Setup of v56:
// CPU
module CPU(clk, rst, memoryData, memoryAddress, dataOut, readSignal, writeSignal, AC);
input clk;
input rst;  
input [15:0] memoryData;
reg [3:0] state;
reg [5:0] PC;
reg [10:0] MAR;
reg signed [15:0] MBR;
reg [3:0] opcode;
reg M;
reg [15:0] IR;
reg zeroFlag, overflowFlag, carryFlag, negativeFlag;
output reg readSignal;
output reg writeSignal;
output reg signed [15:0] AC;
output reg [15:0] dataOut; 
output reg [10:0] memoryAddress;
reg signed [15:0] result;
parameter Load = 4'd1, Store = 4'd2, Add = 4'd3, Sub = 4'd4, Mul = 4'd5, Div = 4'd6 , Branch = 4'd7, BRZ = 4'd8;
always @ (posedge clk) begin
	if (rst) begin
	PC <= 0;
	state = 0;
	AC <= 0;
	dataOut <= 0;
	memoryAddress <= 0;
	zeroFlag = 0;
	overflowFlag = 0;
	carryFlag = 0;
	negativeFlag = 0;
	readSignal = 1;
	writeSignal = 0;
	end
	else
	case (state)
		0: begin  
			MAR <= PC;
			state = 1;
		end
		1: begin  
			writeSignal = 0;
			readSignal = 1;
			memoryAddress <= MAR;
			PC <= PC + 1;
			state = 2;
		end
		2:state = 3;  
		3: begin
			MBR <= memoryData;
			state = 4;
		end
		4: begin
			IR <= MBR;
			state = 5;
		end
		5: begin  
			opcode <= IR[15:12];
			M <= IR[11];
			MAR <= IR[10:0];
			state = 6;
		end
		6: begin
				if (opcode == Branch) begin  
					PC <= MAR; 
					state = 0;
				end
				else if (opcode == BRZ) begin  
					if(zeroFlag == 1 && M == 1) begin
						PC <= MAR;
						state = 0;
					end
					else begin
						state = 0;
					end
				end
				else begin
					state = 7;
				end
		end
		7: begin
			if (opcode == Store) begin
				memoryAddress <= MAR;
			end
			state = 8;
		end
		8: begin
			if (opcode == Store) begin  
				writeSignal = 1;
				readSignal = 0;
				dataOut <= AC;
				state = 0;
			end
			else begin
				state = 9;
			end
		end
		9: begin
			writeSignal = 0;
			readSignal = 1;
			if(M == 1) begin
				memoryAddress <= MAR;
			end
			state = 10;
			end
		10: begin
			state = 11;
		end
		11: begin
			if (M == 1) begin
				MBR <= memoryData;
			end
			else if (M == 0) begin
				MBR <= $signed(IR[10:0]);
			end
			state = 12;
		end
		12: begin  
			if (opcode == Load) begin  
				AC <= MBR;
				state = 0;
			end
			else if (opcode != Add && opcode != Sub && opcode != Mul && opcode != Div) begin  
				state = 0;
			end
			else begin
				case(opcode)
				Add :  
					begin
					{carryFlag, result} = AC + MBR;
  ...
Size: about 2400 cells after synthesis, ~130 flip-flops, ~63 I/O pins, about 19000 um2 of cells after synthesis.
clock: 27.5 ns
lec_check: 0
abc_area: 0
cap_margin: 20
core_aspect_ratio: 0.95
core_margin: 2
core_utilization: 71
cts_cluster_diameter: 44
cts_cluster_size: 74
max_routing_layer: met4
place_density_lb_addon: 0.19
setup_slack_margin: 5.0
slew_margin: 10
tns_end_percent: 5
run.sh (not shown) runs the stock make flow with config.mk's settings and CLKGATE_MAP_FILE=.
v56: it failed with a tool error in global routing, so there are no final results.
#### Input delta (v33 over v56)
Settings: CORE_UTILIZATION changed from 71 to 63; PLACE_DENSITY newly set to 0.35; TNS_END_PERCENT removed (was 5); CORE_MARGIN changed from 2 to 5; CTS_CLUSTER_SIZE changed from 74 to 95; CAP_MARGIN changed from 20 to 10; PLACE_DENSITY_LB_ADDON removed (was 0.19); CTS_CLUSTER_DIAMETER changed from 44 to 187; the clock period (ns, I/O delays scaled along) changed from 27.5 to 35.8.
[summary]
The flow did not stop early for v33: all stages ran, and the layout cleared the timing, DRC and antenna checks. Of v56 and v33, v33 shows the higher core region area, with v56 below it. v56 -> v33: number of buffers created by CTS delta 0, exact match. Looking at die size, v33 sits above v56. In the metrics for v56 and v33, the one carrying the higher number of cells in the design after placement is v56. v33 against v56; placer's final routability congestion estimate is down by a few percent. Reported for v56 and v33, number of levels in the clock H-tree turned out identical to the last digit. As far as arithmetic-cell share of the synthesized area counting full adders, half adders and majority gates goes, v56 and v33 are indistinguishable; the numbers are identical. Comparing v56 against v33, there is no change at all in number of buffers inserted by hold repair at cts. Re half-perimeter wire length of the detailed placement result: v33 is 770 um down on v56.
## Diff of input files: v13 against v33
Settings: an added TNS_END_PERCENT of 5; a change of CTS_CLUSTER_DIAMETER from 187 to 44; a deleted PLACE_DENSITY that had been 0.35; a change of CORE_MARGIN from 5 to 2; a deleted CTS_CLUSTER_SIZE that had been 95; an added PLACE_DENSITY_LB_ADDON of 0.19; a change of the clock period (ns, I/O delays scaled along) from 35.8 to 27.5.
Results
Compared to v33, v13 has hold slack 0.014 ns higher. Summary of v13 over v33: via density per instance has increased; sequential group share of total power has decreased; core occupancy in the finished layout has increased. v13 vs. v33: cell count went up by about 7%, design area went up by 2600 um2, buffering stage count on the worst path with inverters included went up by 2. Layout checks on v13: not met. Flow itself completed; violations: negative setup slack. v13 ended with more met2 demand-to-capacity share in global routing than v33.
> inputs changed (v13 -> v18)
Settings: clearing TNS_END_PERCENT, which used to be 5; swapping 2 for 5 in CORE_MARGIN; swapping 27.5 for 35.8 in the clock period (ns, I/O delays scaled along).
[summary]
v18 finished end to end and its layout was clean on timing, DRC and antenna.
On cell area after synthesis, v13 and v18 are neck and neck.
v13 → v18: worst setup slack went up, final setup skew did not really move, part of the cycle the worst path needs went down.
Looking at global-route track usage on met3, v18 sits 1.4 points above v13.
Compared with v13, v18 instantiates a smaller number of cells.
Summary of v18 over v13: setup TNS now larger; required time of the critical path now larger.
Cmp v18 vs v13: power dissipated in combinational cells lower in v18
v13 has lower register-to-register slack than v18.
In the reports for v13 and v18, the smaller die size belongs to v13.
Power and IR drop assume default switching activity.
